==> inputs of v14 <==
==> flow/design.v <==
`timescale 1 ns / 100 ps
module sign_ext_16_32(d, q);
	input [15:0] d;
	output [31:0] q;
	assign q = { {16{d[15]}}, d};
endmodule
`timescale 1ns/1ps
module alu(alucont, rd1, rd2, res, zero);
	input [3:0] alucont;
	input [31:0] rd1;
	input [31:0] rd2;
	output reg [31:0] res;
	output wire zero;
	localparam AND 	= 4'b0000;
	localparam OR 	= 4'b0001;
	localparam ADD 	= 4'b0010;
	localparam SUB 	= 4'b0110;
	localparam SLT 	= 4'b0111;
	localparam NOR 	= 4'b1100;
	always @(*) begin
		case(alucont)
			AND		: begin
				res = rd1 & rd2;
			end
			OR 		: begin
				res = rd1 | rd2;
			end
			ADD 	: begin
				res = rd1 + rd2;
			end
			SUB 	: begin
				res = rd1 - rd2;
			end
			SLT 	: begin
				res = (rd1 < rd2) ? 1 : 0;
			end
			NOR 	: begin
				res = ~(rd1 | rd2);
			end
			default	: begin
				res = 32'b0;
			end
		endcase
	end
	assign zero = ~(|res);
endmodule
`timescale 1ns/1ns
module register_file(clk, ra1, ra2, wa, wd, rd1, rd2, regwrite);
	input clk;
	input [4:0] ra1;
	input [4:0] ra2;
	input [4:0] wa;
	input [31:0] wd;
	output reg [31:0] rd1;
	output reg [31:0] rd2;
	input regwrite;
	reg [31:0] memory [1:31];
	always @(*) begin
		rd1 = (ra1 == 5'd0) ? 32'b0 : memory[ra1];
		rd2 = (ra2 == 5'd0) ? 32'b0 : memory[ra2];
	end
	always @(posedge clk) begin
		if(regwrite && (wa != 5'd0))
			memory[wa] <= wd;	
	end
endmodule
`timescale 1ns/1ns
module single_cycle_mips_32(clk, rst, imem_addr, imem_rdata, dmem_addr,
	dmem_wdata, dmem_we, dmem_rdata);
	input clk;
	input rst;
	output [31:0] imem_addr;
	input [31:0] imem_rdata;
	output [31:0] dmem_addr;
	output [31:0] dmem_wdata;
	output dmem_we;
	input [31:0] dmem_rdata;
	localparam R_TYPE 		= 6'b000000;
	localparam LOAD_WORD 	= 6'b100011;
	localparam STORE_WORD 	= 6'b101011;
	localparam BRANCH_EQ	= 6'b000100;
	localparam JUMP 		= 6'b000010;
	reg RegDst;
	reg Branch;
	reg MemRead;
	reg MemToReg;
	reg [1:0] AluOP;
	reg MemWrite;
	reg ALUSrc;
	reg RegWrite;
	reg Jump;
	wire [31:0] instruction;
	always @(*) begin
		case(instruction[31:26])
			R_TYPE 	: begin
				RegDst <= 1'b1;
				ALUSrc <= 1'b0;
				MemToReg <= 1'b0;
				RegWrite <= 1'b1;
				MemRead <= 1'b0;
				MemWrite <= 1'b0;
				Branch <= 1'b0;
				AluOP <= 2'b10;
				Jump <= 1'b0;
			end
			LOAD_WORD 	: begin
				RegDst <= 1'b0;
				ALUSrc <= 1'b1;
				MemToReg <= 1'b1;
				RegWrite <= 1'b1;
				MemRead <= 1'b1;
				MemWrite <= 1'b0;
				Branch <= 1'b0;
				AluOP <= 2'b00;
				Jump <= 1'b0;
			end
			STORE_WORD 	: begin
				RegDst <= 1'b0;
				ALUSrc <= 1'b1;
				MemToReg <= 1'b0;
				RegWrite <= 1'b0;
				MemRead <= 1'b0;
				MemWrite <= 1'b1; 
				Branch <= 1'b0;
				AluOP <= 2'b00;
				Jump <= 1'b0;
			end
			BRANCH_EQ 	: begin
				RegDst <= 1'b0;
				ALUSrc <= 1'b0;
				MemToReg <= 1'b0;
				RegWrite <= 1'b0;
				MemRead <= 1'b0;
				MemWrite <= 1'b0;
				Branch = 1'b1;
				AluOP <= 2'b01;
				Jump <= 1'b0;
			end
			JUMP 	: begin
				RegDst <= 1'b0;
				ALUSrc <= 1'b0;
				MemToReg <= 1'b0;
				RegWrite <= 1'b0;
				MemRead <= 1'b0;
				MemWrite <= 1'b0;
				Branch = 1'b0;
				AluOP <= 2'b00;
				Jump <= 1'b1;
			end
			default begin
				RegDst <= 1'b0;
				ALUSrc <= 1'b0;
				MemToReg <= 1'b0;
				RegWrite <= 1'b0;
				MemRead <= 1'b0;
				MemWrite <= 1'b0;
				Branch = 1'b0;
				AluOP <= 2'b00;
				Jump <= 1'b0;
			end
		endcase
	end
	wire [31:0] next_instruction;
	reg [31:0] program_counter;
	always @(posedge clk or posedge rst) begin
		if (rst) begin
			program_counter <= 32'b0;
		end
		else begin
			program_counter <= next_instruction;	
		end
	end
	wire [31:0] program_counter_plus_4;
	assign program_counter_plus_4 = program_counter + 4;
	assign imem_addr = program_counter;
	assign instruction = imem_rdata;
	wire [4:0] write_address;
	assign write_address = RegDst ? instruction[15:11] : instruction[20:16];
	wire [31:0] write_data;
	wire [31:0] read_data_1;
	wire [31:0] read_data_2;
	register_file reg_file(
		.clk(clk),
		.ra1(instruction[25:21]),
		.ra2(instruction[20:16]),
		.wa(write_address),
		.wd(write_data),
		.rd1(read_data_1),
		.rd2(read_data_2),
		.regwrite(RegWrite)
		);
	wire [31:0] sign_extended_immediate_16;
	sign_ext_16_32 sign_ext(
		.d(instruction[15:0]),
		.q(sign_extended_immediate_16)
		);
	reg [3:0] alu_control;
	localparam AND 	= 4'b0000;
	localparam OR 	= 4'b0001;
	localparam ADD 	= 4'b0010;
	localparam SUB 	= 4'b0110;
	localparam SLT 	= 4'b0111;
	localparam NOR 	= 4'b1100;
	wire [5:0] funct_control;
	assign funct_control = instruction[5:0];
	always @(*) begin
		if (~AluOP[1] && ~AluOP[0]) begin
			alu_control <= ADD;
		end
		else if (AluOP[0]) begin
			alu_control <= SUB;
		end
		else if(AluOP[1]) begin
			if(funct_control[3:0] == 4'b0000)
				alu_control <= ADD;
			else if(funct_control[3:0] == 4'b0010)
				alu_control <= SUB;
			else if(funct_control[3:0] == 4'b0100)
				alu_control <= AND;
			else if(funct_control[3:0] == 4'b0101)
				alu_control <= OR;
			else if(funct_control[3:0] == 4'b1010)
				alu_control <= SLT;
			else if(funct_control[3:0] == 4'b0111)
				alu_control <= NOR;
			else
				alu_control <= 4'b0000;
		end
		else
			alu_control <= 4'b0000;
	end
	wire [31:0] alu_input_1;
	wire [31:0] alu_input_2;
	wire [31:0] alu_result;
	wire alu_zero;
	assign alu_input_1 = read_data_1;
	assign alu_input_2 = ALUSrc ? sign_extended_immediate_16 : read_data_2;
	alu alu(
		.alucont(alu_control),
		.rd1(alu_input_1),
		.rd2(alu_input_2),
		.res(alu_result),
		.zero(alu_zero)
		);
	wire [31:0] address_calc;
	wire [31:0] immediate_shift_left_2;
	wire PCSrc;
	wire [31:0] pre_jump_inst;
	wire [31:0] jump_address;
	assign jump_address = {program_counter_plus_4[31:28], instruction[25:0], 2'b0};
	assign PCSrc = Branch & alu_zero;
	assign immediate_shift_left_2 = {sign_extended_immediate_16[29:0], 2'b0};
	assign address_calc = program_counter_plus_4 + immediate_shift_left_2;
	assign pre_jump_inst = PCSrc ? address_calc : program_counter_plus_4;
	assign next_instruction = Jump ? jump_address : pre_jump_inst;
	wire [31:0] data_mem_data;
	assign dmem_addr = alu_result;
	assign dmem_wdata = read_data_2;
	assign dmem_we = MemWrite;
	assign data_mem_data = dmem_rdata;
	assign write_data = MemToReg ? data_mem_data : alu_result;
endmodule
==> flow/run.sh <==
#!/bin/bash
# the make line also repeats each setting of config.mk as NAME=value (left out here)
make -C /OpenROAD-flow-scripts/flow DESIGN_CONFIG=/design/flow/config.mk WORK_HOME=/design/flow/orfs CLKGATE_MAP_FILE= finish
==> flow/config.mk <==
export PLATFORM = sky130hd
export DESIGN_NAME = single_cycle_mips_32
export DESIGN_NICKNAME = single_cycle_mips_32
export VERILOG_FILES = /design/flow/design.v
export SDC_FILE = /design/flow/constraint.sdc
export NUM_CORES = 4
export LEC_CHECK = 0
export CAP_MARGIN = 20
export CORE_MARGIN = 2
export CORE_UTILIZATION = 65
export CTS_CLUSTER_SIZE = 52
export SETUP_SLACK_MARGIN = -0.2
export SLEW_MARGIN = 20
==> flow/constraint.sdc <==
create_clock -name core_clock -period 6.34 [get_ports {clk}]
set_input_delay 1.2680 -clock core_clock [delete_from_list [all_inputs] [get_ports {clk}]]
set_output_delay 1.2680 -clock core_clock [all_outputs]
set_load 0.01 [all_outputs]
==> v21 (differences from v14) <==
- ABC_AREA: default -> 0
- CAP_MARGIN: 20 -> 0
- CORE_ASPECT_RATIO: default -> 0.66
- CORE_MARGIN: 2 -> 10
- CORE_UTILIZATION: 65 -> 60
- CTS_CLUSTER_DIAMETER: default -> 52
- CTS_CLUSTER_SIZE: 52 -> default
- GPL_ROUTABILITY_DRIVEN: default -> 0
- PLACE_DENSITY: default -> 0.78
- SETUP_SLACK_MARGIN: -0.2 -> 0.29
- TNS_END_PERCENT: default -> 65
==> flow/constraint.sdc (replaced) <==
create_clock -name core_clock -period 11.8 [get_ports {clk}]
set_input_delay 2.3600 -clock core_clock [delete_from_list [all_inputs] [get_ports {clk}]]
set_output_delay 2.3600 -clock core_clock [all_outputs]
set_load 0.01 [all_outputs]
==> results <==
v21 finished clean. v14 aborted during global routing, error ODB-0269.
Synthesized cell count is the same in v14 and v21.
Of v21 and v14, v21 has the higher die area (gap 20%, measured against v14).
In synthesized area, v21 and v14 do not differ.
==> figures <==
Run status: v21 complete, no violations; v14 stopped before the end
Failing step: v21 -; v14 global routing
Height of the die: v21 266.6 um; v14 295.7 um
Rows: v21 90; v14 106
Die footprint: v21 105,000 um2; v14 87,420 um2
Dpl cell area: v21 58,790 um2; v14 64,540 um2
Chip width: v21 393.7 um; v14 295.7 um
Final HPWL from detailed placement: v21 110,700 um; v14 130,400 um
FP Core Util: v21 60.47%; v14 65.86%
Post-CTS Setup Inserts: v21 0; v14 104
Instance count after placement with tap cells included: v21 4,943; v14 5,466
TritonCTS Buffers: v21 91; v14 98
Setup slack after placement: v21 0.8972 ns; v14 -2.049 ns
Cell resize tally after clock tree synthesis: v21 0; v14 392

---

==> nickel <==
Starts from the design.v that is shown in full above.
clock: 6.32 ns
lec_check: 0
cap_margin: 0
core_margin: 2
core_utilization: 68
cts_cluster_diameter: 347
cts_cluster_size: 45
setup_slack_margin: -0.35
slew_margin: 20
run.sh (not shown) runs the stock make flow with config.mk's settings and CLKGATE_MAP_FILE=.
==> delta (differences from nickel) <==
==> flow/config.mk (replaced) <==
export PLATFORM = sky130hd
export DESIGN_NAME = single_cycle_mips_32
export DESIGN_NICKNAME = single_cycle_mips_32
export VERILOG_FILES = /design/flow/design.v
export SDC_FILE = /design/flow/constraint.sdc
export NUM_CORES = 4
export LEC_CHECK = 0
export CAP_MARGIN = 20
export CORE_MARGIN = 7
export CORE_UTILIZATION = 40
export HOLD_SLACK_MARGIN = 0.05
export SLEW_MARGIN = 10
export TNS_END_PERCENT = 85
==> flow/constraint.sdc (replaced) <==
create_clock -name core_clock -period 11.4 [get_ports {clk}]
set_input_delay 2.2800 -clock core_clock [delete_from_list [all_inputs] [get_ports {clk}]]
set_output_delay 2.2800 -clock core_clock [all_outputs]
set_load 0.01 [all_outputs]
==> ember (differences from nickel) <==
==> flow/config.mk (replaced) <==
export PLATFORM = sky130hd
export DESIGN_NAME = single_cycle_mips_32
export DESIGN_NICKNAME = single_cycle_mips_32
export VERILOG_FILES = /design/flow/design.v
export SDC_FILE = /design/flow/constraint.sdc
export NUM_CORES = 4
export LEC_CHECK = 0
export CAP_MARGIN = 20
export CORE_MARGIN = 2
export CORE_UTILIZATION = 65
export CTS_CLUSTER_SIZE = 55
export PLACE_DENSITY_LB_ADDON = 0.0
export SLEW_MARGIN = 20
==> flow/constraint.sdc (replaced) <==
create_clock -name core_clock -period 6.33 [get_ports {clk}]
set_input_delay 1.2660 -clock core_clock [delete_from_list [all_inputs] [get_ports {clk}]]
set_output_delay 1.2660 -clock core_clock [all_outputs]
set_load 0.01 [all_outputs]
==> garnet (differences from nickel) <==
==> flow/config.mk (replaced) <==
export PLATFORM = sky130hd
export DESIGN_NAME = single_cycle_mips_32
export DESIGN_NICKNAME = single_cycle_mips_32
export VERILOG_FILES = /design/flow/design.v
export SDC_FILE = /design/flow/constraint.sdc
export NUM_CORES = 4
export LEC_CHECK = 0
export CAP_MARGIN = 20
export CORE_MARGIN = 2
export CORE_UTILIZATION = 40
export SLEW_MARGIN = 20
==> flow/constraint.sdc (replaced) <==
create_clock -name core_clock -period 11.4 [get_ports {clk}]
set_input_delay 2.2800 -clock core_clock [delete_from_list [all_inputs] [get_ports {clk}]]
set_output_delay 2.2800 -clock core_clock [all_outputs]
set_load 0.01 [all_outputs]
==> comparison table <==
item                                                                                ember                    nickel                            garnet                             delta
Status                                                             stopped before the end    stopped before the end                    finished clean                    finished clean
Failing step                                                     global routing (5_1_grt)  global routing (5_1_grt)                                 -                                 -
Max transition margin                                                                   -                         -                             20.3%                             18.6%
Routability cong.                                                                   0.983                      1.05                             0.937                             0.928
Launching point of the worst reg2reg path                                               -                         -  reg_file.memory[31][8]$_DFFE_PP_  reg_file.memory[31][0]$_DFFE_PP_
Remaining design rule violation count                                                   -                         -                                 0                                 0
Origin of the worst setup path                                                          -                         -                    imem_rdata[17]                    imem_rdata[16]
CTS clk-pin slew, worst paths                                                           -                         -                             60 ps                             50 ps
Hold Path Sink                                                                          -                         -     program_counter[31]$_DFF_PP0_     program_counter[31]$_DFF_PP0_
Data required, critical path                                                            -                         -                           9120 ps                           9120 ps
Power per cell area                                                                     -                         -                        171 nW/um2                        169 nW/um2
Final non-clock buffer share                                                            -                         -                             4.67%                             5.06%
Final Worst Setup Slack                                                                 -                         -                            314 ps                            462 ps
Critical path depth in cells                                                            -                         -                                20                                20
Number of nets still failing antenna checks after routing                               -                         -                                 0                                 0
Worst setup slack before clock tree synthesis                                    -2780 ps                  -2400 ps                            561 ps                            379 ps
Sum of buffers and inverters on the critical path                                       -                         -                                 4                                 4
Placement row count                                                                   106                       104                               136                               136
Total wire length after detailed routing                                                -                         -                        190,000 um                        189,000 um
Cell total after placement                                                          5,470                     5,391                             5,525                             5,543
Largest stage delay, worst path                                                         -                         -                            680 ps                            600 ps
Largest fanout on the critical path                                                     -                         -                                73                                39
Number of stages on the worst hold path                                                 -                         -                                 2                                 2
Insertion delay of the later-clocked pin in the worst-skew pair                         -                         -                            720 ps                            730 ps
#MultiIn Comb                                                                           -                         -                             2,270                             2,270
Cell Area, Placed                                                              64,500 um2                64,200 um2                        59,800 um2                        60,000 um2
Final TNS setup                                                                         -                         -                              0 ps                              0 ps
Power figures rest on the tool's default switching activity, not on a simulated workload.
